### design/flow/run.sh
#!/bin/bash
# the make line also repeats each setting of config.mk as NAME=value (left out here)
make -C /OpenROAD-flow-scripts/flow DESIGN_CONFIG=/design/flow/config.mk WORK_HOME=/design/flow/orfs CLKGATE_MAP_FILE= finish
### design/flow/config.mk
export PLATFORM = sky130hd
export DESIGN_NAME = DCT_Custom_Instruction
export DESIGN_NICKNAME = DCT_Custom_Instruction
export VERILOG_FILES = /design/flow/design.v
export SDC_FILE = /design/flow/constraint.sdc
export NUM_CORES = 4
export LEC_CHECK = 0
export CAP_MARGIN = 40
export CORE_MARGIN = 2
export CORE_UTILIZATION = 72
export CTS_CLUSTER_SIZE = 15
export MAX_ROUTING_LAYER = met4
export PLACE_DENSITY_LB_ADDON = 0.21
export SETUP_SLACK_MARGIN = 2.78
export SLEW_MARGIN = 20
export TNS_END_PERCENT = 5
### design/flow/constraint.sdc
create_clock -name core_clock -period 15.1 [get_ports {clk}]
set_input_delay 3.0200 -clock core_clock [delete_from_list [all_inputs] [get_ports {clk}]]
set_output_delay 3.0200 -clock core_clock [all_outputs]
set_load 0.01 [all_outputs]
### design/flow/design.v
module DCT_Component (
    input clk,
    input reset,
    input [3:0] address,
    input signed [31:0] writedata,
    input write,
    input read,
    input chipselect,
    output reg signed [31:0] readdata
);
    parameter signed [31:0] c1 = 1420;
    parameter signed [31:0] c2 = 1338;
    parameter signed [31:0] c3 = 1204;
    parameter signed [31:0] c5 = 805;
    parameter signed [31:0] c6 = 554;
    parameter signed [31:0] c7 = 283;
    parameter s1 = 3;
    parameter s2 = 10;
    parameter s3 = 13; 
    reg signed [31:0] data1, data2, data3, data4, data5, data6, data7, data8;
    wire signed [31:0] result1, result2, result3, result4, result5, result6, result7, result8;
    wire signed [31:0] result1_, result2_, result3_, result4_, result5_, result6_, result7_, result8_;
    wire signed [31:0] x0, x1, x2, x3, x4, x5, x6, x7, x8;
    wire signed [31:0] x5_out, x8_out, x7_out;
    DCT_Stage1 stage1(
        .data1(data1), .data2(data2), .data3(data3), .data4(data4),
        .data5(data5), .data6(data6), .data7(data7), .data8(data8),
        .x0(x0), .x1(x1), .x2(x2), .x3(x3), .x5(x5), .x6(x6), .x7(x7), .x8(x8)
    );
    DCT_Stage2 stage2(
        .x8(x8), .x5(x5), .x7(x7), .x6(x6),
        .x4(x4), .x5_out(x5_out), .x8_out(x8_out), .x7_out(x7_out)
    );
    DCT_Stage3 stage3(
        .x4(x4), .x5_out(x5_out),
        .result1(result1), .result5(result5)
    );
    DCT_Stage3Col stage3col(
        .x4(x4), .x5_out(x5_out),
        .result1_(result1_), .result5_(result5_)
    );
    DCT_Stage4 stage4(
        .x0(x0), .x1(x1), .x2(x2), .x3(x3), .x8_out(x8_out), .x7_out(x7_out),
        .result3(result3), .result7(result7), .result8(result8), .result6(result6), .result4(result4), .result2(result2)
    );
    DCT_Stage4Col stage4col(
        .x0(x0), .x1(x1), .x2(x2), .x3(x3), .x8_out(x8_out), .x7_out(x7_out),
        .result3_(result3_), .result7_(result7_), .result8_(result8_), .result6_(result6_), .result4_(result4_), .result2_(result2_)
    );
    always @(posedge clk or posedge reset) begin
        if (reset) begin
            data1 <= 0;
            data2 <= 0;
            data3 <= 0;
            data4 <= 0;
            data5 <= 0;
            data6 <= 0;
            data7 <= 0;
            data8 <= 0;
            readdata <= 0;
        end else begin
            if (write && chipselect) begin
                case (address)
                    4'b0000: data1 <= writedata;
                    4'b0001: data2 <= writedata;
                    4'b0010: data3 <= writedata;
                    4'b0011: data4 <= writedata;
                    4'b0100: data5 <= writedata;
                    4'b0101: data6 <= writedata;
                    4'b0110: data7 <= writedata;
                    4'b0111: data8 <= writedata;
                endcase
            end
            if (read && chipselect) begin
                case (address)
                    4'b0000: readdata <= result1;
                    4'b0001: readdata <= result2;
                    4'b0010: readdata <= result3;
                    4'b0011: readdata <= result4;
                    4'b0100: readdata <= result5;
                    4'b0101: readdata <= result6;
                    4'b0110: readdata <= result7;
                    4'b0111: readdata <= result8;
                    4'b1000: readdata <= result1_;
                    4'b1001: readdata <= result2_;
                    4'b1010: readdata <= result3_;
                    4'b1011: readdata <= result4_;
                    4'b1100: readdata <= result5_;
                    4'b1101: readdata <= result6_;
                    4'b1110: readdata <= result7_;
                    4'b1111: readdata <= result8_;
                endcase
            end
        end
    end
defparam stage4.c1 = c1;
defparam stage4.c2 = c2;
defparam stage4.c3 = c3;
defparam stage4.c5 = c5;
defparam stage4.c6 = c6;
defparam stage4.c7 = c7;
defparam stage4.s1 = s1;
defparam stage4.s2 = s2;
defparam stage4.s3 = s3;
defparam stage4col.c1 = c1;
defparam stage4col.c2 = c2;
defparam stage4col.c3 = c3;
defparam stage4col.c5 = c5;
defparam stage4col.c6 = c6;
defparam stage4col.c7 = c7;
defparam stage4col.s1 = s1;
defparam stage4col.s2 = s2;
defparam stage4col.s3 = s3;
defparam stage3col.s1 = s1;
defparam stage3col.s2 = s2;
defparam stage3col.s3 = s3;
endmodule
module DCT_Stage1(
    input signed [31:0] data1, data2, data3, data4, data5, data6, data7, data8,
    output reg signed [31:0] x0, x1, x2, x3, x5, x6, x7, x8
);
    always @(*) begin
        x8 = data1 + data8;
        x0 = data1 - data8;
        x7 = data2 + data7;
        x1 = data2 - data7;
        x6 = data3 + data6;
        x2 = data3 - data6;
        x5 = data4 + data5;
        x3 = data4 - data5;
    end
endmodule
module DCT_Stage2(
    input signed [31:0] x8, x5, x7, x6,
    output reg signed [31:0] x4, x5_out, x8_out, x7_out
);
    always @(*) begin
        x4 = x8 + x5;
        x8_out = x8 - x5;
        x5_out = x7 + x6;
        x7_out = x7 - x6;
    end
endmodule
module DCT_Stage3(
    input signed [31:0] x4, x5_out,
    output reg signed [31:0] result1, result5
);
    always @(*) begin
        result1 = x4 + x5_out;
        result5 = x4 - x5_out;
    end
endmodule
module DCT_Stage3Col(
    input signed [31:0] x4, x5_out,
    output reg signed [31:0] result1_, result5_
);
    parameter s1 = 3;
    parameter s2 = 10;
    parameter s3 = 13; 
    always @(*) begin
        result1_ = (x4 + x5_out) >>> s1;
        result5_ = (x4 - x5_out) >>> s1;
    end
endmodule
module DCT_Stage4(
    input signed [31:0] x0, x1, x2, x3, x8_out, x7_out,
    output reg signed [31:0] result3, result7, result8, result6, result4, result2
);
    parameter signed [31:0] c1 = 1420;
    parameter signed [31:0] c2 = 1338;
    parameter signed [31:0] c3 = 1204;
    parameter signed [31:0] c5 = 805;
    parameter signed [31:0] c6 = 554;
    parameter signed [31:0] c7 = 283;
    parameter s1 = 3;
    parameter s2 = 10;
    parameter s3 = 13; 
    always @(*) begin
        result3 = (x8_out * c2 + x7_out * c6) >>> s2;
        result7 = (x8_out * c6 - x7_out * c2) >>> s2;
        result8 = (x0 * c7 - x1 * c5 + x2 * c3 - x3 * c1) >>> s2;
        result6 = (x0 * c5 - x1 * c1 + x2 * c7 + x3 * c3) >>> s2;
        result4 = (x0 * c3 - x1 * c7 - x2 * c1 - x3 * c5) >>> s2;
        result2 = (x0 * c1 + x1 * c3 + x2 * c5 + x3 * c7) >>> s2;
    end
endmodule
module DCT_Stage4Col(
    input signed [31:0] x0, x1, x2, x3, x8_out, x7_out,
    output reg signed [31:0] result3_, result7_, result8_, result6_, result4_, result2_
);
    parameter signed [31:0] c1 = 1420;
    parameter signed [31:0] c2 = 1338;
    parameter signed [31:0] c3 = 1204;
    parameter signed [31:0] c5 = 805;
    parameter signed [31:0] c6 = 554;
    parameter signed [31:0] c7 = 283;
    parameter s1 = 3;
    parameter s2 = 10;
    parameter s3 = 13; 
    always @(*) begin
        result3_ = (x8_out * c2 + x7_out * c6) >>> s3;
        result7_ = (x8_out * c6 - x7_out * c2) >>> s3;
        result8_ = (x0 * c7 - x1 * c5 + x2 * c3 - x3 * c1) >>> s3;
        result6_ = (x0 * c5 - x1 * c1 + x2 * c7 + x3 * c3) >>> s3;
        result4_ = (x0 * c3 - x1 * c7 - x2 * c1 - x3 * c5) >>> s3;
        result2_ = (x0 * c1 + x1 * c3 + x2 * c5 + x3 * c7) >>> s3;
    end
endmodule
module DCT_Custom_Instruction(clk,
                              reset,
                              dataa,
                              n,
                              clk_en,
                              start,
							                done,
                              result);
parameter c1 = 1420;
parameter c2 = 1338;
parameter c3 = 1204;
parameter c5 = 805;
parameter c6 = 554;
parameter c7 = 283;
parameter s1 = 3;
parameter s2 = 10;
parameter s3 = 13;   
  input clk;
  input reset;
  input signed [31:0] dataa;  
  input [4:0] n;
  input clk_en;
  input start;
  output done;
  output signed [31:0] result;
  wire [3:0] address;
  wire write;
  wire read;
  reg done_delay;
  assign write = (n<8);
  assign read = (n>7);
 assign address = (n == 1) ? 4'b0001 :
                   (n == 2) ? 4'b0010 :
                   (n == 3) ? 4'b0011 :
                   (n == 4) ? 4'b0100 :
                   (n == 5) ? 4'b0101 :
                   (n == 6) ? 4'b0110 :
                   (n == 7) ? 4'b0111 :
                   (n == 8) ? 4'b0000 :
                   (n == 9) ? 4'b0001 :
                   (n == 10) ? 4'b0010 :
                   (n == 11) ? 4'b0011 :
                   (n == 12) ? 4'b0100 :
                   (n == 13) ? 4'b0101 :
                   (n == 14) ? 4'b0110 :
                   (n == 15) ? 4'b0111 :
                   (n == 16) ? 4'b1000 :
                   (n == 17) ? 4'b1001 :
                   (n == 18) ? 4'b1010 :
                   (n == 19) ? 4'b1011 :
                   (n == 20) ? 4'b1100 :
                   (n == 21) ? 4'b1101 :
                   (n == 22) ? 4'b1110 :
                   (n == 23) ? 4'b1111 : 4'b0000;
  assign done = (n>7)? done_delay : start;
  always @ (posedge clk or posedge reset)
  begin
  if (reset)
		done_delay <= 0;
  else
		done_delay <= start & read;
  end
  DCT_Component wrapper_wiring(.clk(clk),
                               .reset(reset),
                               .address(address),
                               .writedata(dataa),
                               .write(write & start),
                               .read(read),
                               .chipselect(clk_en),
                               .readdata(result));
defparam wrapper_wiring.c1 = c1;
defparam wrapper_wiring.c2 = c2;
defparam wrapper_wiring.c3 = c3;
defparam wrapper_wiring.c5 = c5;
defparam wrapper_wiring.c6 = c6;
defparam wrapper_wiring.c7 = c7;
defparam wrapper_wiring.s1 = s1;
defparam wrapper_wiring.s2 = s2;
defparam wrapper_wiring.s3 = s3;
endmodule
==> results.txt, run 1 <==
Notes on the physical design

The setup slack after layout is 975 ps. The top layer used by detailed routing is met4. The count of nets left with antenna violations once routing finished came out at 0.

The type recorded for the worst min-delay path is flip-flop to flip-flop. The cell with the biggest individual delay on the critical path is a211oi_1.

The final setup skew is 53.5 ps. The net count of the finished layout is 17100. Per the CTS log, the root buffer master is clkbuf_16.

By count the netlist is led by 3094 x inv_1, 2205 x ha_1, 1870 x fa_1. The total detailed-routing wirelength is 432000 µm. Counting buffers and inverters, the worst setup path is 47 cells deep. The xor and xnor area share after synthesis is 7.42%.

Setup repair after global routing could not meet its margin everywhere. In this run the tightest slew margin relative to its limit is 28.5%. The via count of the first global-routing pass came to 100000.

The most common cell in the netlist is inv_1. The number of vias in the routed layout is 97400. The number of top-level design ports is 74. The number of rows created at floorplan is 148. The placement report lists the number of port buffers as 73. The average vias per placed instance is 6.41. The post-place setup slack is 322 ps. Among the stages of the critical path, the cell type that occurs most often is fa_1. At the end of routability-driven placement, the weighted congestion stood at 1.13. The number of sinks handled by clock tree synthesis is 289. After synthesis, the chip area reported by Yosys is 0.118 mm². The DRC marker count from the first detailed-route iteration is 12000. The TritonCTS clock tree is yes.

The DRC violations left is 0. In the log, the iteration count for the first detailed-route pass is 13. The nature of the critical path startpoint is a flip-flop.

The run finished with no timing, DRC or antenna violations. The first global-routing pass estimated 639000 µm of wire. The length of routed wiring on met1 is 153000 µm. The synthesized design devotes to its leading area cell type 31.8% of total area. The wire length on met2 is 175000 µm.

The clock slew seen by the registers of the worst setup and hold paths is 70 ps. The number of nets handed over by synthesis was 16800. TritonRoute output was used to compute an average wire per cell of 28.5 µm.

Of all flip-flops after synthesis, the portion carrying an async set or reset was 100%. The total half-perimeter wirelength after legalization and detailed placement is 373000 µm.

The count of flip-flops with a built-in enable after synthesis is 0. The main logic family after synthesis is adder cells. In this run, CTS created clock tree buffers numbering 30. The maximum buffer depth of the clock tree is 3. The die outline height is 408 µm.

The cell area reported after detailed placement is 0.124 mm². The count of synthesis-stage warnings from yosys is 8. Looking at the setup timing report, the critical path kind is flip-flop to flip-flop. Per the run report, area growth between synthesis and finish was 7.50%.

Measured on the finished design, the core utilization comes to 77.8%. For reference, the final report shows the max-slew violation count at 0. The maximum cell stage delay along the critical path is 710 ps. The top flip-flop cell by instance count after synthesis is dfrtp_1. The post-synthesis cell type count is 101. Recorded from the global router log, the overflow total was 0. In this run the most critical hold path is launched from wrapper_wiring.readdata[13]. In the synthesized netlist, the number of instances is 12600. After layout, the minimum clock period comes to 14130 ps. The worst register-to-register path ends at wrapper_wiring.readdata[13]. The critical path capture point is wrapper_wiring.readdata[13].

The detailed route wirelength on metal3 is 53600 µm. The number of maximum-capacitance constraint violations is 0. The initial antenna violation count is 25. The kind of cell adding the most delay to the critical path is adder cells.

The maximum number of pins on one net before global-route repair is 160. The end-of-flow timing check tallies setup violations at 0. The sequential element share of the synthesized area is 6.15%.

Per the layout report, the design carries 11100 filler cells. The placeable core area is 0.163 mm². The slack of the worst reg-to-reg path is 970 ps. The overall die size recorded for this design is 0.167 mm². OpenROAD reports that the post-layout worst path occupies 93.5% of the period.

The critical path contains buffers and inverters numbering 9 combined. The final sum of negative setup slack is 0 ps. The synthesized design contains 289 register bits. The flow reports an fmax of 70.8 MHz. The stage-log warning count is 355. STA classifies the critical path endpoint as a flip-flop. The number of placed cells counting well taps is 15000. The pre-placement core utilization is 72.4%. The post-synthesis adder-cell area fraction is 55.3%. Endpoints failing hold in the final report were tallied at 0.

The transition time at the pin with the least slew margin is 1070 ps. The cell taking the most area after synthesis is fa_1. The non-filler instance count after layout is 15200. The required arrival time at the worst endpoint is 15630 ps. Dividing the synthesized area by the synthesized cell count gives 9.31 µm².

Measured along the x axis, the die boundary spans 408 µm. The number of cells traversed by the worst register-to-register path is 47. The synthesized area is 0.118 mm².

The cell depth of the worst min-delay path is 1. The hold slack is 481 ps. After routing the design area is 0.126 mm². The launch point of the worst register-to-register path is recorded as wrapper_wiring.data7[3]. The simple-gate share of the synthesized area is 7.31%. The and-or/or-and share of the synthesized area is 10.8%.

The clock latency reported for the late side of the worst-skew pair is 670 ps. The main area contributors are fa_1 32%, ha_1 23%, inv_1 9.9%. The start point of the critical path is wrapper_wiring.data7[3]. At the worst endpoint, the arrival time is 14650 ps.

The maximum fanout along the worst path is 11. Total global-route track usage over all layers is 53.8%. In this run the number of H-tree levels came out at 1.

The synthesized netlist was found by Yosys to have 12600 cells. The post-synthesis mux area share is 2.52%. The path with the worst hold slack has its endpoint at wrapper_wiring.readdata[13].
==> metal layers <==
metal	vias up	global-route usage [%]
met1	47500	65.5
met3	2004	14.8
li1	41200	-
met5	-	-
met2	6743	74.1
met4	0	45.5
==> area by class of cell <==
type                       count  area [µm²]  share of cell area (%)
tap                         2175        2720                    2.15
inverter                    3098       11600                    9.21
clock buffer                  39         855                   0.676
antenna                       36        90.1                  0.0712
clock inverter                14         219                   0.173
multi-input combinational   9059       99700                    78.8
sequential                   289        7230                    5.72
timing repair buffer         484        3990                    3.16
==> timing repair <==
item	in CTS	in global routing
hold buffers	0	0
pin swaps	47	46
resized	102	106
setup endpoints to repair	28	28
buffers inserted	47	15
==> run 2, diff against run 1 <==
- ABC_AREA: unset -> 1
- CAP_MARGIN: 40 -> 20
- CELL_PAD_IN_SITES_GLOBAL_PLACEMENT: unset -> 3
- CORE_ASPECT_RATIO: unset -> 0.57
- CORE_MARGIN: 2 -> 8
- CORE_UTILIZATION: 72 -> 20
- CTS_CLUSTER_DIAMETER: unset -> 160
- CTS_CLUSTER_SIZE: 15 -> unset
- GPL_ROUTABILITY_DRIVEN: unset -> 1
- GPL_TIMING_DRIVEN: unset -> 0
- HOLD_SLACK_MARGIN: unset -> 0.18
- MAX_ROUTING_LAYER: met4 -> unset
- MIN_ROUTING_LAYER: unset -> met2
- PLACE_DENSITY_LB_ADDON: 0.21 -> unset
- SETUP_SLACK_MARGIN: 2.78 -> unset
- SLEW_MARGIN: 20 -> 30
- TNS_END_PERCENT: 5 -> unset
- clock period: 15.1 -> 16.0 ns (I/O delays scaled with it)
==> run 2 against run 1 <==
Effect of this change:
- the flow now stops in global routing (5_1_grt)
- synthesized cell count increased by 19%
- synthesized area increased by 4.4%
- die area increased to 3.8 times the previous value
==> results.txt, run 2 <==
Results of an implementation run.

The run stopped with a tool error. Per the run summary, the flow got no further than global routing (5_1_grt). The tool reported: "[ERROR GRT-0116] Global routing finished with congestion. Check the congestion regions in the DRC Viewer". The async set-or-reset flop fraction in the synthesized netlist is 100%.

Port buffering added 70 buffers. The post-synthesis cell type count is 79. After synthesis, the most frequently instantiated cells are 3767 x inv_1, 2205 x ha_1, 2008 x nand2_1. Of the post-synthesis cell area, the part taken by muxes is 0.422%. Of the total synthesized cell area, the portion taken by AND, OR, NAND and NOR gates is 12.5%.

The synthesized net count is 19100. The xor and xnor area share after synthesis is 5.98%. RePlAce ended its routability-driven mode at a weighted congestion of 1.08.

The cell-mix breakdown from Yosys lists the adder-cell area share as 52.9%. Among all cell types in the netlist, the one instantiated most often is inv_1. The number of sinks handled by clock tree synthesis is 289. The x dimension of the die is 1050 µm. After Yosys synthesis, AND-OR and OR-AND compound gates account for 9.79% of the synthesized area.

The H-tree depth is 2. The sequential element share of the synthesized area is 5.89%. The pre-placement core utilization is 20.1%. Counting flops with a built-in enable in the synthesized netlist gives 0.

The global router's overall resource usage is 54.5%. For this run the detailed placement stage logged an HPWL of 796000 µm. The share of the synthesized area in the top cell type is 30.5%. The instance tally after logic synthesis is 15000. After clock tree synthesis, the flow added hold-fix buffers numbering 0. The synthesized area is 0.123 mm². The cell area reported after detailed placement is 0.142 mm². The placeable core area is 0.612 mm². The die outline height is 608 µm. The number of placed cells counting well taps is 23500. The total overflow left after global routing is 1518. The number of rows created at floorplan is 217. The total die area is 0.640 mm². The CTS buffer count is 35. The biggest area contributor in the post-synthesis netlist is fa_1. The main logic family after synthesis is adder cells. Warnings reported by Yosys during synthesis add up to 8. The number of top-level design ports is 74. The mean instance size in the synthesized netlist is 8.20 µm². The clock tree root buffer cell is clkbuf_16. The yosys stat cell total is 15000.

Synthesis inferred 289 register bits. In this run the deepest clock path goes through 3 buffers. In the synthesis report, Yosys lists the chip area as 0.123 mm². The top flip-flop cell by instance count after synthesis is dfrtp_1. For reference, the top cells by area after synthesis are fa_1 30%, ha_1 22%, inv_1 12%.
run 2: per-layer routing:
| metal | track usage [%] | GRT overflow |
|---|---|---|
| met1 | - | - |
| met4 | 18.6 | 12 |
| met5 | 43.5 | 213 |
| met3 | 76.4 | 1272 |
| met2 | 55.6 | 21 |
run 2: stage by stage:
| stage | hold WS (ps) | setup slack [ps] |
|---|---|---|
| after floorplan | 473 | 4050 |
| after global placement | 471 | -6690 |
| after detailed placement | 468 | -1860 |
| after CTS | 493 | 8.99 |
run 2: timing repair:
item	CTS
setup endpoints to repair	15
endpoints found under the hold margin	0
gates resized	55
setup buffers	5
pin swaps	6
==> run 3, diff against run 2 <==
- ABC_AREA: 1 -> unset
- CELL_PAD_IN_SITES_DETAIL_PLACEMENT: unset -> 2
- CELL_PAD_IN_SITES_GLOBAL_PLACEMENT: 3 -> unset
- CORE_ASPECT_RATIO: 0.57 -> 0.55
- CORE_MARGIN: 8 -> 3
- CORE_UTILIZATION: 20 -> 28
- CTS_CLUSTER_DIAMETER: 160 -> unset
- CTS_CLUSTER_SIZE: unset -> 34
- GPL_ROUTABILITY_DRIVEN: 1 -> 0
- GPL_TIMING_DRIVEN: 0 -> 1
- HOLD_SLACK_MARGIN: 0.18 -> 0.13
- MAX_ROUTING_LAYER: unset -> met4
- MIN_ROUTING_LAYER: met2 -> met1
- PLACE_DENSITY_LB_ADDON: unset -> 0.21
- SETUP_SLACK_MARGIN: unset -> 0.81
- SLEW_MARGIN: 30 -> 20
- TNS_END_PERCENT: unset -> 35
- clock period: 16.0 -> 13.3 ns (I/O delays scaled with it)
==> run 3 against run 2 <==
Effect of this change:
- now fails the layout checks on negative setup slack
- die area shrank 33%
- synthesized cell count shrank 16%
- synthesized area shrank 4.2%
==> results.txt, run 3 <==
Notes on the physical design

Per the post-route antenna check, the number of violating nets is 0. The cell occurring most often along the worst timing path is fa_1. The final sum of negative setup slack is -12520 ps. The count of synthesis-stage warnings from yosys is 8.

Per the synthesis report, the simple-gate share of the synthesized area is 7.31%. The critical path is of the flip-flop to flip-flop type. The first-pass GRT wire length is 846000 µm. The net count of the finished layout is 18500. The instance tally after logic synthesis is 12600.

In this run the layout overhead on the synthesized area is reported as 22.0%. The initial antenna violation count is 64.

The critical path capture point is wrapper_wiring.readdata[23]. The upper clock frequency limit is 70.6 MHz. The maximum cell stage delay along the critical path is 560 ps. The number of buffer and inverter instances along the worst setup path is 12. The total half-perimeter wirelength after legalization and detailed placement is 535000 µm.

Looking at the clock tree report, the root buffer type is clkbuf_16. The signal arrival time at the worst endpoint is 14610 ps. The pre-placement core utilization is 28.3%. The longest clock path from root to sink contains 3 buffers. Setup repair after global routing could not meet its margin everywhere.

The layout checks failed on negative setup slack. The number of endpoints with negative hold slack in the final report is 0. The number of cells traversed by the worst register-to-register path is 55. The total detailed-routing wirelength is 604000 µm. The maximum fanout along the worst path is 8. After layout, the minimum clock period comes to 14170 ps.

The share of the clock period used by the worst path is 107%. The via count of the first global-routing pass is 114000. The layout has 46200 filler cells. The number of cells on the critical path is 55. The number of sinks handled by clock tree synthesis is 289. For this run, the chip area from Yosys synthesis comes to 0.118 mm². The kind of capture point of the worst setup path is a flip-flop. The type of the most critical hold path is flip-flop to flip-flop. Counting flops with a built-in enable in the synthesized netlist gives 0. Final hold analysis gives a worst-case slack of 475 ps. The nature of the critical path startpoint is a flip-flop. The routed layout reports a DRC error count of 0.

The end point of the worst hold path is wrapper_wiring.readdata[13]. The register bit count reported by yosys is 289. The number of maximum-capacitance constraint violations is 0. The slack of the worst reg-to-reg path is -870 ps. The worst reg2reg path endpoint is wrapper_wiring.readdata[23]. In this run, CTS created clock tree buffers numbering 39. The H-tree depth is 2. The routed layout has 104000 vias.

The hold buffer count at CTS is 0. TritonCTS built the clock tree. The clock reaches the later pin of the worst-skew pair after 610 ps. The async set-or-reset flop fraction in the synthesized netlist is 100%.

A synthesized cell averages 9.31 µm². After synthesis, flip-flops and latches occupy 6.15% of the total area. The startpoint identified for the worst hold timing path is wrapper_wiring.readdata[13].

In the routed layout, each cell is associated on average with a via count of 5.18. Yosys reports that the most numerous cell types are 3094 x inv_1, 2205 x ha_1, 1870 x fa_1. The x dimension of the die is 880 µm. The total grt overflow is 0. The main logic family after synthesis is adder cells. The die outline height is 487 µm. Leaving out buffers and inverters, the combinational logic in the layout accounts for 0.101 mm². In this run, the synthesized area fraction spent on adder and majority cells is recorded as 55.3%. For this run, the detailed router's first-pass iteration total came to 5. The pin closest to its max-slew limit shows a slew of 1230 ps. The stage logs contain a warning count of 355. The number of top-level design ports is 74. After synthesis, the design contains 12600 cells according to Yosys.

On the reported timing paths, the clock transition at the registers reads 60 ps. The flow ran to the end, but the layout failed its checks. The count of buffers from port buffering is 73.

On the critical path the largest part of the delay comes from adder cells. The report gives the cell count of the worst hold path as 1. The post-synthesis mux area share is 2.52%. In the final layout, flip-flops and latches occupy 0.00723 mm². According to the timing report, the data required time at the worst endpoint equals 13750 ps. The routed length per instance is 30.2 µm. The chip occupies 0.428 mm². The post-synthesis cell type count is 101. The final number of max-transition violations is 0.

The DRC marker count from the first detailed-route iteration is 9945. The cell with the biggest individual delay on the critical path is fa_1. The top flip-flop cell by instance count after synthesis is dfrtp_1. The final timing report gives a worst setup slack of -866 ps. Per the synthesis report, the single largest cell type by area occupies 31.8% of cell area. The number of rows created at floorplan is 175. Overall routing resource usage recorded by global route was 28.3%. The synthesized area is 0.118 mm². Per the timing report, the most critical flop-to-flop path originates at wrapper_wiring.data6[1].

After layout, the setup clock skew is reported as 39.5 ps. Of all cell types, the one taking the most synthesized area is fa_1.

For reference, XOR and XNOR gates occupy 7.42% of the area reported after synthesis. Entering global routing, the biggest net connects 145 pins. The worst pin sits at a relative slew slack of 17.4%.

The start point of the critical path is wrapper_wiring.data6[1]. The synthesized net count is 16800. In the post-synthesis netlist, the cell with the most instances is inv_1. In this run the standard cell core region covers 0.416 mm².

Ranked by total cell area, the synthesized netlist is headed by fa_1 32%, ha_1 23%, inv_1 9.9%. Endpoints with negative setup slack in the final report add up to 20. In this run, the synthesized area fraction spent on AND-OR/OR-AND gates is recorded as 10.8%.
-- run 3: per-stage QoR --
step | instance area, µm² | utilization, % | setup WS, ps | cells
global placement | 140000 | 33.6 | -1040 | 19800
detailed placement | 140000 | 33.6 | -1250 | 19800
floorplan | 118000 | - | 736 | 12600
global route | 143000 | 34.5 | -1070 | 20000
finish | 144000 | 34.5 | -866 | 20000
CTS | 142000 | 34.2 | -329 | 19900
-- run 3: repair_timing --
| item | in CTS | in global routing |
|---|---|---|
| pin swaps | 90 | 148 |
| endpoints found under the setup margin | 28 | 30 |
| buffers inserted | 32 | 24 |
| gates resized | 226 | 175 |
-- run 3: area by class of cell --
class / count / area share [%]
clock buffers: 49 / 0.741
diodes: 61 / 0.106
flip-flops and latches: 289 / 5.04
repair buffers: 1864 / 10.7
well taps: 5575 / 4.86
inverters: 3098 / 8.11
clock inverters: 19 / 0.180
multi-input cells: 9059 / 70.3
-- run 3: metal layers --
metal  vias to the layer above  share of wire, %  track usage (%)
met5                         -                 0                -
met4                         0               2.0             4.53
met3                       645                15             13.1
met2                      4326                38             36.7
met1                     54800                45             40.0
li1                      43900                 -                -
==> run 4, diff against run 3 <==
- CAP_MARGIN: 20 -> 40
- CELL_PAD_IN_SITES_DETAIL_PLACEMENT: 2 -> unset
- CORE_ASPECT_RATIO: 0.55 -> unset
- CORE_MARGIN: 3 -> 2
- CORE_UTILIZATION: 28 -> 72
- CTS_CLUSTER_SIZE: 34 -> unset
- GPL_ROUTABILITY_DRIVEN: 0 -> unset
- GPL_TIMING_DRIVEN: 1 -> unset
- HOLD_SLACK_MARGIN: 0.13 -> unset
- MIN_ROUTING_LAYER: met1 -> unset
- PLACE_DENSITY_LB_ADDON: 0.21 -> 0.01
- SETUP_SLACK_MARGIN: 0.81 -> 3.08
- TNS_END_PERCENT: 35 -> 40
- clock period: 13.3 -> 12.2 ns (I/O delays scaled with it)
==> run 4 against run 3 <==
Effect of this change:
- the layout still fails its checks (negative setup slack)
- clock skew fell by 13 ps
- clock-buffer cell count is 9 lower
- critical endpoint is now wrapper_wiring.readdata[20]
- setup slack got worse by 1600 ps
- maximum frequency shrank 3.3%
- routed wire length down 22%
- sequential cell count unchanged
- non-clock buffer count is 363 higher
- final cell count fell by 15%
- via count up 5.1%
- synthesized cell count is the same
==> results.txt, run 4 <==
Notes on the physical design

The upper clock frequency limit is 68.2 MHz. The detailed-routing iteration count for the pre-antenna-repair pass is 14. The yosys-reported design area after synthesis is 0.118 mm². The total detailed-routing wirelength is 471000 µm. The filler cell count is 8719.

The final setup skew is 26.1 ps. The routed design could run at a clock period as short as 14660 ps. The via count of the first global-routing pass is 119000. The post-synthesis adder-cell area fraction is 55.3%.

The count of synthesis-stage warnings from yosys is 8. Per the run summary, max-cap violations total 0. The number of cells reported by Yosys stat comes to 12600. For this run, the total global-route usage over all layers was measured as 57.8%.

The layout checks failed on negative setup slack. For this run, the share of the core covered by cells in the final layout is 86.1%.

The placeable core area is 0.163 mm². Of all nets on the critical path, the largest fanout is 3. The worst hold path belongs to the class flip-flop to flip-flop. The synthesized net count is 16800. The count of flip-flops with a built-in enable after synthesis is 0. The run finished, with violations left.

The number of nets still failing antenna checks after routing is 0. The average instance in the mapped netlist occupies 9.31 µm². For the pin with the worst max-slew slack, the measured transition is 1150 ps. The timing report notes that buffer and inverter cells on the critical path total 13. The final timing report counts setup violations totalling 27.

Row generation in the floorplan step produced 148 rows. After synthesis, the share of cell area in mux cells is 2.52%. Per the timing report, the most critical flop-to-flop path originates at wrapper_wiring.data3[0]. The kind of capture point of the worst setup path is a flip-flop. Counting flops and latches in the post-synthesis netlist gives 289. The required arrival time at the worst endpoint is 12750 ps. Summed over all nets, wire length on met3 after detailed routing comes to 72400 µm. The floorplan step set the die width to 408 µm. The die covers 0.167 mm². The worst setup path is of the flip-flop to flip-flop kind. The number of cells traversed by the worst register-to-register path is 60. The stage-log warning count is 358. According to the finish report, the design has a final net count of 18800. Setup repair after global routing could not meet its margin everywhere. The number of hold buffers added after CTS was 0. In this run the register-to-register setup slack is -2460 ps. The clock latency reported for the late side of the worst-skew pair is 680 ps. The most numerous cell type found on the critical path is fa_1. CTS built an H-tree with a depth of 1.

Setup slack on the critical path of the routed design comes to -2460 ps. The count of buffers from port buffering is 73. The commonest cells after synthesis are 3094 x inv_1, 2205 x ha_1, 1870 x fa_1. After synthesis, flip-flops and latches occupy 6.15% of the total area.

The and-or/or-and share of the synthesized area is 10.8%.

The number of endpoints with negative hold slack in the final report is 0. OpenROAD reports that the post-layout worst path occupies 120% of the period. Clock tree synthesis inserted a total of 31 buffers. The kind of cell with the highest combined delay along the critical path is adder cells. The routed length per instance is 27.7 µm.

For reference, the clock transition at the flip-flops on the worst setup and hold paths is 70 ps. The initial antenna violation count came to 38. The most common cell in the netlist is inv_1. The number of top-level design ports is 74. The maximum cell stage delay along the critical path is 580 ps. The top layer used by detailed routing is met4. The pre-placement core utilization is 72.4%. The cell depth of the worst min-delay path is 1. The clock tree root buffer cell is clkbuf_16.

The signed area change from the synthesized netlist to the final layout is 19.1%. The DRC marker count from the first detailed-route iteration is 12400. The number of vias in the routed layout is 109000.

OpenSTA lists the critical path startpoint as wrapper_wiring.data3[0]. TritonCTS built the clock tree. The start point of the worst min-delay path is wrapper_wiring.readdata[13]. The post-synthesis cell type count is 101. The number of placed cells counting well taps is 16800. The instance tally after logic synthesis is 12600. The cell with the biggest individual delay on the critical path is fa_1. In the routed design, unresolved DRC markers number 0.

The arrival time of data at the worst endpoint is listed as 15210 ps. The top flip-flop cell by instance count after synthesis is dfrtp_1. The synthesized netlist occupies a cell area of 0.118 mm². The worst setup path is launched from a flip-flop. The hold slack is 484 ps. The critical path capture point is wrapper_wiring.readdata[20]. The first-pass GRT wire length is 692000 µm. Looking at the hold checks, the worst path lands on wrapper_wiring.readdata[13]. Grouping non-sequential cells by family puts the most area in adder cells. The final layout reports a setup TNS of -46380 ps.

The non-filler instance count after layout is 17000. No sink is reached through more buffers than the 3 on the longest clock path. The number of sinks handled by clock tree synthesis is 289. In the post-synthesis netlist, the biggest area contributors are fa_1 32%, ha_1 23%, inv_1 9.9%. The die outline height is 408 µm.

In this run the critical register-to-register path is captured at wrapper_wiring.readdata[20].

The length of routed wiring on met1 is 149000 µm. The share of the synthesized area in the top cell type is 31.8%. After its last routability iteration, the placer logged a weighted congestion of 1.16. The maximum number of pins on one net before global-route repair is 152. In the final report, the number of pins over their slew limit comes to 0. The wire length on met2 is 195000 µm. The async set-or-reset flop fraction in the synthesized netlist is 100%. The cell taking the most area after synthesis is fa_1. After legalization and detailed placement, the total HPWL measured 399000 µm. The max-slew headroom at the worst pin is 23.6%. The total grt overflow is 0.

In this run, the synthesized area fraction spent on xor and xnor cells is recorded as 7.42%. All stages included, the depth of the critical timing path comes to 60. The average vias per placed instance is 6.43.

After Yosys synthesis, and, or, nand and nor cells account for 7.31% of the synthesized area.
run 4: layer usage:
| layer | track usage (%) | vias to the layer above |
|---|---|---|
| met3 | 26.3 | 3887 |
| met2 | 83.2 | 8296 |
| met5 | - | - |
| li1 | - | 44700 |
| met1 | 60.6 | 52200 |
| met4 | 47.8 | 0 |
run 4: repair_timing:
item,CTS,global route
endpoints found under the setup margin,32,32
pin swaps,62,55
gates resized,130,84
setup buffers,25,13
run 4: through the flow:
| stage | setup slack, ps | instance area, µm² |
|---|---|---|
| after floorplan | -361 | 118000 |
| after global placement | -1690 | 137000 |
| after detailed placement | -2280 | 137000 |
| after CTS | -1490 | 139000 |
| after global routing | -2740 | 140000 |
| final | -2460 | 140000 |
run 4: area by class of cell:
type	count	area (µm²)	share of cell area, %
diodes	52	130	0.0929
clock buffers	40	850	0.607
clock inverters	15	141	0.101
inverters	3098	11600	8.31
multi-input cells	9059	99800	71.3
flip-flops and latches	289	7230	5.16
well taps	2175	2720	1.94
repair buffers	2227	17500	12.5
==> run 5, diff against run 4 <==
- CAP_MARGIN: 40 -> 20
- CTS_CLUSTER_DIAMETER: unset -> 343
- CTS_CLUSTER_SIZE: unset -> 94
- MAX_ROUTING_LAYER: met4 -> unset
- PLACE_DENSITY: unset -> 0.41
- PLACE_DENSITY_LB_ADDON: 0.01 -> unset
- SETUP_SLACK_MARGIN: 3.08 -> unset
- TNS_END_PERCENT: 40 -> 5
- clock period: 12.2 -> 10.5 ns (I/O delays scaled with it)
==> run 5 against run 4 <==
Effect of this change:
- the run now fails in global routing (5_1_grt)
- die area unchanged
- synthesized cell count unchanged
- synthesized area unchanged
==> results.txt, run 5 <==
Results of an implementation run.

In the Yosys stats the netlist draws on 101 distinct library cells. The number of nets in the synthesized netlist is 16800. Counting flops with a built-in enable in the synthesized netlist gives 0.

Of the total synthesized cell area, the portion taken by AND-OR and OR-AND cells is 10.8%. Clock tree synthesis selected as its root buffer the cell clkbuf_16. The area fraction of the largest cell type after synthesis is 31.8%. The most common cell in the netlist is inv_1. After floorplanning, the core was sized to cover 0.163 mm².

The H-tree depth is 1. The count of buffers from port buffering is 73. For reference, the post-synthesis area per instance comes to 9.31 µm². The count of synthesis-stage warnings from yosys is 8. Summing the areas of all xor and xnor instances in the mapped netlist gives 7.42% of the synthesized area.

For this run, the register share of the synthesized area comes to 6.15%. The total grt overflow is 404. The placed instances occupy a cell area of 0.144 mm². After technology mapping, the gate count stands at 12600.

The floorplan step set the die height to 408 µm. The final weighted congestion recorded by global placement is 1.22. After synthesis, the cell types taking the most area are fa_1 32%, ha_1 23%, inv_1 9.9%. For this design, the sink count on the clock tree is 289. The total die area is 0.167 mm². The yosys stat cell total is 12600. Per the CTS log, the buffer count on the longest clock path is 3.

The tool reported: "[ERROR GRT-0232] Routing congestion too high. Check the congestion heatmap in the GUI". The register bit count reported by yosys is 289. The x dimension of the die is 408 µm. The post-synthesis adder-cell area fraction is 55.3%. The CTS report gives the tree buffer count as 7.

The global routing report lists combined usage of all routing layers as 77.6%. The flow halted during global routing (5_1_grt). Grouping non-sequential cells by family puts the most area in adder cells.

The number of top-level design ports is 74. The flow did not finish. The total half-perimeter wirelength after legalization and detailed placement is 430000 µm.

The pre-placement core utilization is 72.4%. The top flip-flop cell by instance count after synthesis is dfrtp_1. The synthesis run shows multiplexers occupying 2.52% of the cell area. The floorplan has 148 rows. The chip area line in the Yosys stat output reads 0.118 mm².

Before any placement, the netlist area is recorded as 0.118 mm². The cell taking the most area after synthesis is fa_1. The cell-mix breakdown from Yosys lists the simple-gate area share as 7.31%. Ranked by instance count, the synthesized netlist is headed by 3094 x inv_1, 2205 x ha_1, 1870 x fa_1. Counting flops with an async set or reset pin after synthesis yields a share of 100%.
==> run 5: layer usage <==
layer  GRT usage [%]  GRT overflow
met5            41.7             1
met4            74.5           140
met3            62.3            26
met2            93.3           211
met1            78.3            26
==> run 5: metrics by stage <==
| stage | setup slack [ps] | std cells |
|---|---|---|
| floorplan | -2070 | 12600 |
| global placement | -3250 | 17700 |
| detailed placement | -3900 | 17700 |
| CTS | -3250 | 17800 |
==> run 5: repair_timing <==
action,in CTS
hold buffers,0
buffers inserted,44
endpoints found under the setup margin,32
resized,167
pin swaps,90
==> run 6, diff against run 5 <==
- CAP_MARGIN: 20 -> 0
- CORE_UTILIZATION: 72 -> 40
- CTS_CLUSTER_DIAMETER: 343 -> unset
- CTS_CLUSTER_SIZE: 94 -> 10
- PLACE_DENSITY: 0.41 -> unset
- SETUP_SLACK_MARGIN: unset -> -1.58
- TNS_END_PERCENT: 5 -> 15
- clock period: 10.5 -> 16.0 ns (I/O delays scaled with it)
==> run 6 against run 5 <==
Effect of this change:
- the run now finishes clean
- synthesized area unchanged
- die area increased by 79%
- synthesized cell count unchanged
==> results.txt, run 6 <==
Notes on the physical design

The run finished with no timing, DRC or antenna violations. At the worst endpoint, the required time is 16500 ps. The global routing report lists met2 layer usage as 47.3%. The x dimension of the die is 546 µm.

For the pin with the worst max-slew slack, the measured transition is 1240 ps. For reference, full adder, half adder and majority cells occupy 55.3% of the area reported after synthesis. The final weighted congestion in routability-driven placement is 1.03. The number of setup violations in the final report is 0. The area taken by flip-flops and latches is 0.00723 mm². By area the synthesized netlist is led by fa_1 32%, ha_1 23%, inv_1 9.9%. The global routing report lists combined usage of all routing layers as 28.9%.

The maximum fanout along the worst path is 10. The cell area reported after detailed placement is 0.125 mm². Clock tree synthesis found a total of 289 sinks. After detailed routing, the number of remaining DRC violations is 0.

The simple-gate share of the synthesized area is 7.31%. The stage-log warning count is 351. The total half-perimeter wirelength after legalization and detailed placement is 380000 µm. The setup slack after layout is 468 ps. The netlist uses 101 different library cells.

The share of the clock period used by the worst path is 97.1%. The filler cell count is 29400. The total die area is 0.298 mm². The upper clock frequency limit is 64.4 MHz. The cell occurring most often along the worst timing path is fa_1. The startpoint identified for the worst register-to-register timing path is wrapper_wiring.data6[0]. The detailed router finished its first iteration with 7677 violations. The H-tree depth is 2.

The start point of the worst min-delay path is wrapper_wiring.readdata[7]. The instance tally after logic synthesis is 12600. Synthesis inferred 289 register bits.

The number of maximum-capacitance constraint violations is 0. The number of top-level design ports is 74. At the floorplan stage, the core utilization is reported as 40.1%. The main logic family after synthesis is adder cells. After synthesis, the largest area contributor takes up 31.8% of total cell area. Per the placement log, port buffering inserted 73 buffers. Per the synth stats, the proportion of register bits with asynchronous set or reset is 100%. The layer carrying the most global-route usage is met2.

The detailed-routing iteration count for the pre-antenna-repair pass is 6. In the final timing run, aggregate negative setup slack is 0 ps. Measured against its own limit, the worst slew margin works out to 15.5%. The final number of max-transition violations is 0. The total detailed-routing wirelength is 433000 µm. The type of the most critical hold path is flip-flop to flip-flop.

The number of placed cells counting well taps is 16700. The number of vias in the routed layout is 91600. Once the clock tree was built, the setup fixing pass inserted 0 buffers.

Looking at the clock tree report, the maximum root-to-sink buffer count equals 3. The clock latency reported for the late side of the worst-skew pair is 630 ps. The tree is rooted in a clkbuf_16. The number of rows created at floorplan is 199.

The worst path in the final design needs a cycle of 15530 ps, including I/O delays and setup. The endpoint identified for the worst register-to-register timing path is wrapper_wiring.readdata[28]. The yosys stat cell total is 12600. Counting flops with a built-in enable in the synthesized netlist gives 0. The critical path capture point is wrapper_wiring.readdata[28]. The number of cells traversed by the worst register-to-register path is 56. The post-synthesis mux area share is 2.52%. The post-place setup slack is 721 ps.

The yosys-reported design area after synthesis is 0.118 mm². At the worst endpoint, the arrival time is 16030 ps. Per STA, the startpoint of the critical path is wrapper_wiring.data6[0].

Summed over all instances, the cell type with the most area after synthesis is fa_1. The number of buffer and inverter instances along the worst setup path is 9. The core region is 0.293 mm². Once the clock tree was built, the resizer swapped 0 gates to a different size. Sorting the synthesis cell report by count puts at the top inv_1. The signed area change from the synthesized netlist to the final layout is 7.43%. Clock skew on the completed layout was measured at 34.4 ps.

The number of nets still failing antenna checks after routing is 0. The synthesized net count is 16800. Counting the buffers created by CTS gives 38. At the end of the flow the core is filled with cells to 43.1%. The worst setup path is captured at a flip-flop. Summing the sequential cell areas from Yosys gives 6.15% of the chip area. After detailed routing, the average wire length per cell comes to 25.8 µm. The met3 track utilization from global routing is 5.39%.

The maximum number of pins on one net before global-route repair is 132. The average vias per placed instance is 5.46. Summing all multi-input logic gate instances after layout gives 0.0987 mm². Per STA, the worst path accumulates the most delay in the family adder cells. The summed area of non-filler cells in the final layout is 0.126 mm².

The total grt overflow is 0. The initial antenna violation count came to 29. The and-or/or-and share of the synthesized area is 10.8%.

For flop-to-flop paths, the worst setup slack is 470 ps. The met1 global-route usage is 37.3%. On the worst setup and hold paths after CTS, the clock-pin slew comes to 60 ps. The xor and xnor area share after synthesis is 7.42%. The commonest cells after synthesis are 3094 x inv_1, 2205 x ha_1, 1870 x fa_1. The net count of the finished layout is 16900. For reference, the post-synthesis area per instance comes to 9.31 µm².

The timing report gives the biggest stage delay along the critical path as 560 ps. The number of endpoints with negative hold slack in the final report is 0. The non-filler instance count after layout is 16800. The cell with the biggest individual delay on the critical path is fa_1. The hold buffer count at CTS is 0. The nature of the critical path startpoint is a flip-flop. For this run, the number of Yosys warnings is 8. Hold analysis shows the worst path with a depth of 2. According to the floorplan report, the die height is 546 µm.

The path with the worst hold slack has its endpoint at wrapper_wiring.readdata[7]. The first-pass GRT wire length is 630000 µm. Before any placement, the netlist area is recorded as 0.118 mm². The critical path in this run is classified as flip-flop to flip-flop.

The number of cells on the critical path is 56. Per the synth stats, the flop cell with the highest instance count is dfrtp_1. The via count of the first global-routing pass came to 95100.

The TritonCTS clock tree is yes.
==> run 6: per-layer routing <==
metal  vias up  share of wire (%)  routed length, µm
met5         -              0.018                 76
li1      40900                  -                  -
met4        14                5.1              22200
met2      3378                 46             198000
met3       926                8.2              35700
met1     46400                 41             177000
==> run 6: area by class of cell <==
cell class / instances / share of cell area (%)
inverter: 3098 / 9.21
multi-input combinational: 9059 / 78.1
clock inverter: 8 / 0.0564
antenna: 9 / 0.0178
timing repair buffer: 345 / 2.20
tap: 3919 / 3.88
clock buffer: 47 / 0.828
sequential: 289 / 5.72
==> run 6: metrics by stage <==
| step | hold slack, ps |
|---|---|
| after detailed placement | 466 |
| final | 484 |
| after global placement | 469 |
| after CTS | 483 |
| after global routing | 506 |
| after floorplan | 499 |
==> run 7, diff against run 6 <==
- ABC_AREA: unset -> 1
- CAP_MARGIN: 0 -> 20
- CELL_PAD_IN_SITES_GLOBAL_PLACEMENT: unset -> 3
- CORE_ASPECT_RATIO: unset -> 0.91
- CORE_UTILIZATION: 40 -> 59
- CTS_CLUSTER_DIAMETER: unset -> 160
- CTS_CLUSTER_SIZE: 10 -> unset
- GPL_ROUTABILITY_DRIVEN: unset -> 0
- MIN_ROUTING_LAYER: unset -> met2
- SETUP_SLACK_MARGIN: -1.58 -> -0.88
- SLEW_MARGIN: 20 -> 0
- TNS_END_PERCENT: 15 -> unset
==> run 7 against run 6 <==
Effect of this change:
- the flow now stops in global placement without I/O (3_1_place_gp_skip_io)
- synthesized area up 4.4%
- die area down 29%
- synthesized cell count up 19%
==> results.txt, run 7 <==
Results of an implementation run.

The run stopped with a tool error. The stopping stage is global placement without I/O (3_1_place_gp_skip_io). The tool reported: "[ERROR GPL-0301] Utilization 121.847 % exceeds 100%". The x dimension of the die is 482 µm. For this run, the leading register cell type out of synthesis is dfrtp_1.

The number of rows created at floorplan is 159. The placeable core area is 0.207 mm². The count of synthesis-stage warnings from yosys is 8. The main logic family after synthesis is adder cells.

Of all cell types, the one taking the most synthesized area is fa_1. In this run the biggest area consumer among cell types represents 30.5% of the synthesized area. The most common cell in the synthesized netlist is inv_1. The synthesized netlist was found by Yosys to have 15000 cells. The async set-or-reset flop fraction in the synthesized netlist is 100%. Summing the areas of all compound-gate instances in the mapped netlist gives 9.79% of the synthesized area. The post-synthesis cell type count is 79.

In the post-synthesis netlist, the biggest area contributors are fa_1 30%, ha_1 22%, inv_1 12%. Counting flops with a built-in enable in the synthesized netlist gives 0. The synthesis run shows the most used standard cells to be 3767 x inv_1, 2205 x ha_1, 2008 x nand2_1. The instance tally after logic synthesis is 15000. Summing the areas of all fa, ha and maj instances in the mapped netlist gives 52.9% of the synthesized area. The synthesized netlist devotes 5.98% of its cell area to XOR and XNOR gates. Yosys reports the multiplexer fraction of the synthesized area as 0.422%. The pre-placement core utilization is 59.4%. For this run, the register share of the synthesized area comes to 5.89%. Summing the areas of all and, or, nand and nor instances in the mapped netlist gives 12.5% of the synthesized area. For reference, the post-synthesis area per instance comes to 8.20 µm². The total die area is 0.212 mm². The die outline height is 439 µm.

The yosys-reported design area after synthesis is 0.123 mm². The synthesized net count is 19100. The register bit count reported by yosys is 289.

Before any placement, the netlist area is recorded as 0.123 mm².
==> run 8, diff against run 7 <==
- CELL_PAD_IN_SITES_GLOBAL_PLACEMENT: 3 -> unset
- CORE_ASPECT_RATIO: 0.91 -> unset
- CORE_UTILIZATION: 59 -> 68
- CTS_CLUSTER_DIAMETER: 160 -> 290
- CTS_CLUSTER_SIZE: unset -> 37
- GPL_ROUTABILITY_DRIVEN: 0 -> unset
- MIN_ROUTING_LAYER: met2 -> unset
- SETUP_SLACK_MARGIN: -0.88 -> unset
- SLEW_MARGIN: 0 -> 20
- clock period: 16.0 -> 9.28 ns (I/O delays scaled with it)
==> run 8 against run 7 <==
Effect of this change:
- the run fails in global routing (5_1_grt)
- synthesized cell count stayed put
- die area is 13% lower
- synthesized area stayed put
==> results.txt, run 8 <==
Results of an implementation run.

The run stopped with a tool error. The stopping stage is global routing (5_1_grt). The tool reported: "[ERROR GRT-0116] Global routing finished with congestion. Check the congestion regions in the DRC Viewer". The number of rows created at floorplan is 155. The number of sinks handled by clock tree synthesis is 289. Before placement the cells fill 68.6% of the core.

The total overflow left after global routing is 1211. After Yosys synthesis, AND-OR and OR-AND compound gates account for 9.79% of the synthesized area. The post-synthesis adder-cell area fraction is 52.9%. The number of nets handed over by synthesis was 19100. In the Yosys report the total cell count is 15000. The count of flip-flops with a built-in enable after synthesis is 0. The simple-gate share of the synthesized area is 12.5%. The floorplan step set the die height to 429 µm. Per the synth log, the flip-flop and latch total comes to 289. Among all flip-flop cells after synthesis, the most frequent one is dfrtp_1.

The count of buffers from port buffering is 73. The final weighted congestion in routability-driven placement is 1.27. The main logic family after synthesis is adder cells. The most common cell in the netlist is inv_1. The H-tree depth is 1. Per the synth stats, the proportion of register bits with asynchronous set or reset is 100%. The cell taking the most area after synthesis is fa_1. After synthesis, the cell types taking the most area are fa_1 30%, ha_1 22%, inv_1 12%. The pre-CTS setup check shows a worst slack of -3390 ps. The total die area is 0.184 mm². In this run the horizontal extent of the chip is 429 µm. Per the synthesis report, the number of distinct cell types is 79. The tree is rooted in a clkbuf_16. According to the dpl log, the detail-placed design has an HPWL of 482000 µm. For this run, the chip area from Yosys synthesis comes to 0.123 mm². The commonest cells after synthesis are 3767 x inv_1, 2205 x ha_1, 2008 x nand2_1. The placeable core area is 0.179 mm². The Yosys step of the flow raised 8 warnings. The longest clock path from root to sink contains 3 buffers.

The instance tally after logic synthesis is 15000. Clock tree synthesis inserted a total of 11 buffers. After detailed placement, the design holds a cell count of 21000. The post-synthesis mux area share is 0.422%. For this run, the total global-route usage over all layers was measured as 71.7%.

The share of the synthesized area in the top cell type is 30.5%. In this run, the synthesized area fraction spent on xor and xnor cells is recorded as 5.98%. Dividing the synthesized area by the synthesized cell count gives 8.20 µm². The number of top-level design ports is 74. The cell area that synthesis handed to floorplanning was 0.123 mm². The sequential element share of the synthesized area is 5.89%.
run 8: through the flow:
stage | setup TNS, ps | area (µm²) | hold WS, ps
after floorplan | -41740 | 124000 | 473
after global placement | -83190 | 156000 | 471
after detailed placement | -92950 | 156000 | 471
after CTS | -73750 | 159000 | 509
run 8: metal layers:
layer	overflow	global-route usage (%)
met5	2	22.0
met4	472	69.0
met3	15	51.1
met2	705	89.7
met1	17	75.2
run 8: timing repair:
action | 4_1_cts
setup buffers | 85
setup endpoints to repair | 32
pin swaps | 218
resized | 484
hold buffers | 0
cloned | 1
==> run 9, diff against run 8 <==
- ABC_AREA: 1 -> unset
- CAP_MARGIN: 20 -> 15
- CELL_PAD_IN_SITES_DETAIL_PLACEMENT: unset -> 2
- CELL_PAD_IN_SITES_GLOBAL_PLACEMENT: unset -> 2
- CORE_UTILIZATION: 68 -> 26
- CTS_CLUSTER_DIAMETER: 290 -> unset
- CTS_CLUSTER_SIZE: 37 -> 38
- MAX_ROUTING_LAYER: unset -> met5
- MIN_ROUTING_LAYER: unset -> met2
- PLACE_DENSITY_LB_ADDON: unset -> 0.13
- SETUP_SLACK_MARGIN: unset -> -0.68
- SLEW_MARGIN: 20 -> 40
- clock period: 9.28 -> 10.9 ns (I/O delays scaled with it)
==> run 9 against run 8 <==
Effect of this change:
- the layout now fails its checks (negative setup slack)
- synthesized cell count fell by 16%
- synthesized area fell by 4.2%
- die area rose by 150%
==> results.txt, run 9 <==
Notes on the physical design

In this run the most critical hold path is launched from wrapper_wiring.readdata[1]. The hold buffer count at CTS is 0. Of all nets on the critical path, the largest fanout is 8. The arrival time of data at the worst endpoint is listed as 14820 ps. The number of buffer and inverter instances along the worst setup path is 13. The worst setup path is captured at a flip-flop. In this run the cell area of the synthesized design comes to 0.118 mm².

In this run the register-to-register setup slack is -3350 ps. The max-slew headroom at the worst pin is 7.16%. Looking at the critical path, the single cell with the biggest stage delay is ha_1. The die is 677 µm tall. The final setup skew is 45.9 ps. The number of cells traversed by the worst register-to-register path is 56. The critical path capture point is wrapper_wiring.readdata[23].

The first global-routing pass estimated 979000 µm of wire. In the synthesized netlist, the dominant kind of combinational cell is adder cells.

The instance tally after logic synthesis is 12600. The maximum buffer depth of the clock tree is 3. The count of synthesis-stage warnings from yosys is 8. The hold slack is 486 ps. Along the worst hold path, the cell count comes to 1.

Per the OpenROAD timing report, the critical path contains 56 cells. The xor and xnor area share after synthesis is 7.42%. The post-route core utilization is 35.8%.

The mean instance size in the synthesized netlist is 9.31 µm². The initial antenna violation count is 82. The x dimension of the die is 677 µm. TritonRoute output was used to compute an average wire per cell of 31.9 µm. The DRC violations left is 0. The clock tree root buffer cell is clkbuf_16. The count of flip-flops with a built-in enable after synthesis is 0. The kind of cell adding the most delay to the critical path is adder cells.

The and-or/or-and share of the synthesized area is 10.8%. The global router's overall resource usage is 46.1%. The core region is 0.452 mm². The CTS buffer count is 46.

The signed area change from the synthesized netlist to the final layout is 37.2%. The stage-log warning count is 355. Of the post-synthesis cell area, the dominant cell type holds 31.8%.

The post-synthesis adder-cell area fraction is 55.3%. The share of the clock period used by the worst path is 131%. The detailed-routing iteration count for the pre-antenna-repair pass is 10. Per the detail_route report, the via count comes to 151000. The most common cell in the netlist is inv_1.

The number of nets still failing antenna checks after routing is 0. The startpoint-to-endpoint class of the critical path is flip-flop to flip-flop. The total die area is 0.458 mm².

The filler cell count is 49600. The via count of the first global-routing pass is 186000. Max-cap violations in this run came to 0. The violated checks flagged are negative setup slack. In this run, the number of DRC markers left after iteration 0 of detailed routing was 20300. The yosys-reported design area after synthesis is 0.118 mm². As logged by OpenROAD, the buffers inserted on ports number 73.

The number of setup violations in the final report is 32. The start point of the critical path is wrapper_wiring.data5[1]. Pins over their slew limit in the final report were tallied at 0. For the finished layout, the period the worst path requires is 14250 ps. The synthesized netlist was found by Yosys to have 12600 cells. In this run the core area contains 247 standard-cell rows.

The clock slew seen by the registers of the worst setup and hold paths is 80 ps. The type of the most critical hold path is flip-flop to flip-flop. By count the netlist is led by 3094 x inv_1, 2205 x ha_1, 1870 x fa_1. The timing report shows the most common cell along the critical path to be fa_1. The TritonCTS clock tree is yes. The nature of the critical path startpoint is a flip-flop. Setup repair after global routing could not meet its margin everywhere. The clock latency reported for the late side of the worst-skew pair is 720 ps.

The synthesized net count is 16800. In this build the clock could be raised as far as 70.2 MHz. The run finished, with violations left. The synthesis run shows multiplexers occupying 2.52% of the cell area. The sequential element share of the synthesized area is 6.15%. The worst reg2reg path endpoint is wrapper_wiring.readdata[23]. The cell taking the most area after synthesis is fa_1. Looking at the cell usage after synthesis, the top flip-flop cell is dfrtp_1. The data required time reported for the critical path is 11470 ps. The net count of the finished layout is 20300.

After layout, the worst setup slack is -3350 ps. Sorting the synthesized cells by area gives the leading types as fa_1 32%, ha_1 23%, inv_1 9.9%. The maximum cell stage delay along the critical path is 1110 ps. The total detailed-routing wirelength is 717000 µm. The pin closest to its max-slew limit shows a slew of 1390 ps. The H-tree depth is 2.

The maximum number of pins on one net before global-route repair is 100. The average vias per placed instance is 6.71. Hold-check failures listed in the final report amount to 0. The number of top-level design ports is 74. The total grt overflow is 0. In this run, distinct cell masters in the synthesized netlist total 101. TritonCTS reports the number of clock sinks as 289. Looking at the hold checks, the worst path lands on wrapper_wiring.readdata[1].

The floorplan step records an initial core utilization of 26.1%. The simple-gate share of the synthesized area is 7.31%. Yosys reported that registers with async set or reset make up 100%.

For this run the detailed placement stage logged an HPWL of 632000 µm. Looking at the reg2reg group, the worst path starts from wrapper_wiring.data5[1]. The register bit count reported by yosys is 289. The final weighted congestion in routability-driven placement is 1.07.
## run 9: layer usage
| metal | up-vias | wire length (µm) | track usage [%] |
|---|---|---|---|
| met5 | - | 15200 | 27.9 |
| met1 | 51800 | 0 | - |
| met4 | 368 | 51800 | 8.68 |
| li1 | 47600 | - | - |
| met2 | 47500 | 352000 | 53.6 |
| met3 | 3631 | 298000 | 61.4 |
## run 9: per-stage QoR
| step | setup WS [ps] | cell area [µm²] | TNS [ps] | instances |
|---|---|---|---|---|
| floorplan | -1660 | 118000 | -27360 | 12600 |
| global placement | -4040 | 155000 | -97550 | 22100 |
| detailed placement | -4230 | 155000 | -99440 | 22100 |
| CTS | -3280 | 159000 | -70720 | 22200 |
| global route | -3740 | 161000 | -85300 | 22400 |
| finish | -3350 | 161000 | -75920 | 22500 |
## run 9: layout make-up
cell class | instances | area [µm²] | share of cell area, %
diodes | 241 | 603 | 0.374
clock buffers | 62 | 1320 | 0.819
clock inverters | 24 | 335 | 0.208
inverters | 3098 | 11600 | 7.21
multi-input cells | 9059 | 102000 | 63.4
flip-flops and latches | 289 | 7230 | 4.48
well taps | 5976 | 7480 | 4.63
repair buffers | 3736 | 30400 | 18.8
## run 9: repair_timing
action                                  4_1_cts  5_1_grt
endpoints found under the setup margin       31       32
resized                                     371      310
setup buffers                                49       55
pin swaps                                   150      199
gates cloned                                  0        0
==> run 10, diff against run 9 <==
- CAP_MARGIN: 15 -> 20
- CELL_PAD_IN_SITES_DETAIL_PLACEMENT: 2 -> unset
- CELL_PAD_IN_SITES_GLOBAL_PLACEMENT: 2 -> unset
- CORE_UTILIZATION: 26 -> 72
- CTS_CLUSTER_DIAMETER: unset -> 361
- CTS_CLUSTER_SIZE: 38 -> unset
- MAX_ROUTING_LAYER: met5 -> met4
- MIN_ROUTING_LAYER: met2 -> unset
- PLACE_DENSITY_LB_ADDON: 0.13 -> 0.01
- SETUP_SLACK_MARGIN: -0.68 -> -1.02
- SLEW_MARGIN: 40 -> 20
- TNS_END_PERCENT: unset -> 40
- clock period: 10.9 -> 10.2 ns (I/O delays scaled with it)
==> run 10 against run 9 <==
Effect of this change:
- die area decreased by 64%
- synthesized area unchanged
- the flow now stops in global routing (5_1_grt)
- synthesized cell count unchanged
==> results.txt, run 10 <==
Results of an implementation run.

The run stopped with a tool error. The stage where the run came to a stop is global routing (5_1_grt). The first error in the log reads "[ERROR GRT-0116] Global routing finished with congestion. Check the congestion regions in the DRC Viewer". The yosys stat cell total is 12600.

Summed over all routing layers, the global router reports a total usage of 80.1%. The main logic family after synthesis is adder cells. The post-synthesis mux area share is 2.52%.

The die outline height is 408 µm. In this run, the synthesized area fraction spent on xor and xnor cells is recorded as 7.42%. After synthesis, the chip area reported by Yosys is 0.118 mm². Per the synthesis report, the adder-cell share of the synthesized area is 55.3%.

The number of top-level design ports is 74. The x dimension of the die is 408 µm. The share of synthesized area in the top cell type comes to 31.8%. Counting every net in the synthesized netlist gives 16800. Per the placement log, port buffering inserted 73 buffers. The maximum buffer depth of the clock tree is 3. The pre-placement core utilization is 72.4%. In this run the core area contains 148 standard-cell rows. The synthesized area is 0.118 mm². For reference, the post-synthesis area per instance comes to 9.31 µm². Counting flops with a built-in enable in the synthesized netlist gives 0. After Yosys synthesis, and, or, nand and nor cells account for 7.31% of the synthesized area. Clock tree synthesis selected as its root buffer the cell clkbuf_16. The synthesis report lists the most area-consuming cells as fa_1 32%, ha_1 23%, inv_1 9.9%.

Once detailed placement completed, the half-perimeter wirelength came to 434000 µm. The report puts the hold buffer count at CTS at 0. The CTS buffer count is 35. Counting instances in the post-synthesis netlist gives the leading cell types as 3094 x inv_1, 2205 x ha_1, 1870 x fa_1. The async set-or-reset flop fraction in the synthesized netlist is 100%. The and-or/or-and share of the synthesized area is 10.8%. RePlAce ended its routability-driven mode at a weighted congestion of 1.23. The register bit count reported by yosys is 289. The number of sinks handled by clock tree synthesis is 289. In the synthesized netlist, the number of instances is 12600.

The sequential element share of the synthesized area is 6.15%. The post-synthesis cell type count is 101. CTS built an H-tree with a depth of 2.

Once placement finished, the instance area stood at 0.145 mm². Yosys printed 8 warnings. Per the OpenROAD floorplan log, the area of the die is 0.167 mm². Among all flip-flop cells after synthesis, the most frequent one is dfrtp_1. The placeable core area is 0.163 mm². The most common cell in the netlist is inv_1. The total grt overflow is 987. The cell taking the most area after synthesis is fa_1.
## run 10: per-layer routing
metal	overflow	track usage, %
met3	53	64.4
met1	32	78.7
met5	-	-
met2	606	95.2
met4	296	76.7
## run 10: per-stage QoR
stage	worst slack (ps)	instances
3_5_place_dp	-4290	17800
2_1_floorplan	-2360	12600
3_3_place_gp	-3550	17800
4_1_cts	-3380	17900
## run 10: what timing repair did
action,4_1_cts
setup buffers,47
pin swaps,123
gates resized,257
endpoints found under the setup margin,29
